Design izhikevich_neuron, start of the top module:
module izhikevich_neuron #(parameter DT = 16'h0100)  
(
    input wire clk,
    input wire rst,
    input wire [15:0] I,           
    output reg spike               
);
Size in the first run: ~1600 cells after synthesis, ~33 flip-flops, roughly 0.015 mm^2 of cells after synthesis.
Settings: LEC_CHECK=0, CAP_MARGIN=20, CORE_MARGIN=2, CORE_UTILIZATION=56, SLEW_MARGIN=20; clock period 6.65 ns.
run.sh (not shown) runs the stock make flow with config.mk's settings and CLKGATE_MAP_FILE=.
The first run ran to the end with violations: setup timing.
==> next run, changes <==
--- a/flow/config.mk
+++ b/flow/config.mk
@@ -7,0 +8 @@
+export ABC_AREA = 1
@@ -10 +11,3 @@
-export CORE_UTILIZATION = 56
+export CORE_UTILIZATION = 72
+export MAX_ROUTING_LAYER = met4
+export SETUP_SLACK_MARGIN = 1.88
==> flow/constraint.sdc (replaced) <==
create_clock -name core_clock -period 6.49 [get_ports {clk}]
set_input_delay 1.2980 -clock core_clock [delete_from_list [all_inputs] [get_ports {clk}]]
set_output_delay 1.2980 -clock core_clock [all_outputs]
set_load 0.01 [all_outputs]
=>
- The new run did not get past global routing (5_1_grt), error DPL-0038
- die area went down by 16%
- area after synthesis rises by 7.1%
- synthesized cell count climbs by 24%
==> next run, changes <==
--- a/flow/config.mk
+++ b/flow/config.mk
@@ -9,0 +10 @@
+export CORE_ASPECT_RATIO = 0.92
@@ -12,2 +13,2 @@
-export MAX_ROUTING_LAYER = met4
-export SETUP_SLACK_MARGIN = 1.88
+export PLACE_DENSITY = 0.6
+export SETUP_SLACK_MARGIN = 3.96
@@ -14,0 +16 @@
+export TNS_END_PERCENT = 10
==> flow/constraint.sdc (replaced) <==
create_clock -name core_clock -period 13.4 [get_ports {clk}]
set_input_delay 2.6800 -clock core_clock [delete_from_list [all_inputs] [get_ports {clk}]]
set_output_delay 2.6800 -clock core_clock [all_outputs]
set_load 0.01 [all_outputs]
The changed run ran to the end with no violations.
Die area barely changes.
Synthesized area is unchanged.
Synthesized cell count is unchanged.
==> next run, changes <==
--- a/flow/config.mk
+++ b/flow/config.mk
@@ -10 +9,0 @@
-export CORE_ASPECT_RATIO = 0.92
@@ -13,2 +12,2 @@
-export PLACE_DENSITY = 0.6
-export SETUP_SLACK_MARGIN = 3.96
+export CTS_CLUSTER_DIAMETER = 168
+export PLACE_DENSITY_LB_ADDON = 0.08
@@ -16 +14,0 @@
-export TNS_END_PERCENT = 10
==> flow/constraint.sdc (replaced) <==
create_clock -name core_clock -period 11.9 [get_ports {clk}]
set_input_delay 2.3800 -clock core_clock [delete_from_list [all_inputs] [get_ports {clk}]]
set_output_delay 2.3800 -clock core_clock [all_outputs]
set_load 0.01 [all_outputs]
Die area stays flat.
First-iteration DRC count shrinks by well over a third.
Global-route usage shrinks by 2.4 points.
Cell area shrinks by roughly a tenth.
Register-to-register slack loses 1700 ps.
Non-clock buffer count shrinks by 82.
Routed wire length shrinks by roughly a tenth.
Worst setup slack loses 1700 ps.
Hold slack gains 27 ps.
Clock-buffer cell count is unchanged.
==> next run, changes <==
--- a/flow/config.mk
+++ b/flow/config.mk
@@ -8 +7,0 @@
-export ABC_AREA = 1
@@ -12,2 +11 @@
-export CTS_CLUSTER_DIAMETER = 168
-export PLACE_DENSITY_LB_ADDON = 0.08
+export MAX_ROUTING_LAYER = met4
==> flow/constraint.sdc (replaced) <==
create_clock -name core_clock -period 11.1 [get_ports {clk}]
set_input_delay 2.2200 -clock core_clock [delete_from_list [all_inputs] [get_ports {clk}]]
set_output_delay 2.2200 -clock core_clock [all_outputs]
set_load 0.01 [all_outputs]
This time the run produced a layout that fails on setup timing.
Setup slack is worse by 740 ps.
Cell area goes up by a few percent.
Area after synthesis goes down by a few percent.
Core utilization goes up by 10 points.
Routed wire length goes down slightly.
Count of clock-buffer cells in the layout stays the same.
Synthesized cell count goes down by about a fifth.
Worst hold slack is worse by 32 ps.
Maximum frequency goes up slightly.
Non-clock buffer count goes up by 158.

--- another note on this design; it stands on its own ---

## P
==> flow/design.v (excerpt) <==
module izhikevich_neuron #(parameter DT = 16'h0100)  
(
    input wire clk,
    input wire rst,
    input wire [15:0] I,           
    output reg spike               
);
Size in the first run: roughly 2000 cells after synthesis, ~33 flip-flops, ~19 I/O pins, about 16000 µm² of cells after synthesis.
Settings: LEC_CHECK=0, ABC_AREA=1, CAP_MARGIN=20, CORE_MARGIN=2, CORE_UTILIZATION=33, CTS_CLUSTER_DIAMETER=291, CTS_CLUSTER_SIZE=100, PLACE_DENSITY=0.91, SLEW_MARGIN=15, TNS_END_PERCENT=40; clock period 12.0 ns.
run.sh (not shown) runs the stock make flow with config.mk's settings and CLKGATE_MAP_FILE=.
P completed; timing, DRC and antenna clean
#### Input delta (Q over P)
- swapping 100 for 26 in CTS_CLUSTER_SIZE
- swapping 1 for 0 in ABC_AREA
- swapping 33 for 40 in CORE_UTILIZATION
- putting CELL_PAD_IN_SITES_GLOBAL_PLACEMENT at 3 where nothing was set
### Flow results
Per the comparison of Q with P, number of placed instances with taps included shrank by 479, final critical-path required period -0.0092 ns, number of combinational gates with multiple inputs shows a reduction of about 17%. Summary of Q over P: buffers inserted during post-CTS setup optimization moved up, post-synthesis adder-cell area fraction now larger, detailed-route via count fell by 2488, area used by sequential logic in the layout lower. Highest clock frequency the design can meet essentially unchanged between P and Q. Q gives more slack of the critical path than P did.
### Q -> R
- a change of TNS_END_PERCENT from 40 to 10
- a change of CTS_CLUSTER_DIAMETER from 291 to 331
- a change of CORE_UTILIZATION from 40 to 25
- a deleted CELL_PAD_IN_SITES_GLOBAL_PLACEMENT that had been 3
- a change of CTS_CLUSTER_SIZE from 26 to 100
- a change of SLEW_MARGIN from 15 to 20
Results
Compare Q and R | routed wirelength normalized by instance count lower: R. After detailed routing, Q needs less wire than R. On R: post-CTS repair timing setup buffer count is 1 lower than what Q gave. A highest routed metal layer of met5 is what Q shows, while met4 belongs to R. The run showing the smaller critical path's largest stage delay is Q. R did not stop at any stage, and its layout met the timing, DRC and antenna checks. R vs. Q: H-tree depth reported by CTS stayed essentially flat, post-detailed-route via-to-cell ratio went down by about 5%.
--- input diff R..S ---
- CORE_UTILIZATION: 25 -> 40
- PLACE_DENSITY_LB_ADDON: unset -> 0.3
- PLACE_DENSITY: 0.91 -> unset
- CELL_PAD_IN_SITES_GLOBAL_PLACEMENT: unset -> 3
--- outcome ---
S: done, clean on timing, DRC and antenna. [S] synthesis-to-finish area growth fell 1.8 points relative to R. Cmp S vs R: global-route usage higher in S. S vs R — length in cells of the worst reg-to-reg path climbed by a few percent. Between S and R, the worst path required time figures differ only marginally. In the metrics for S and R, the one carrying the lower fraction of met3 tracks used by global routing is S. Area: S vs R -> S smaller.
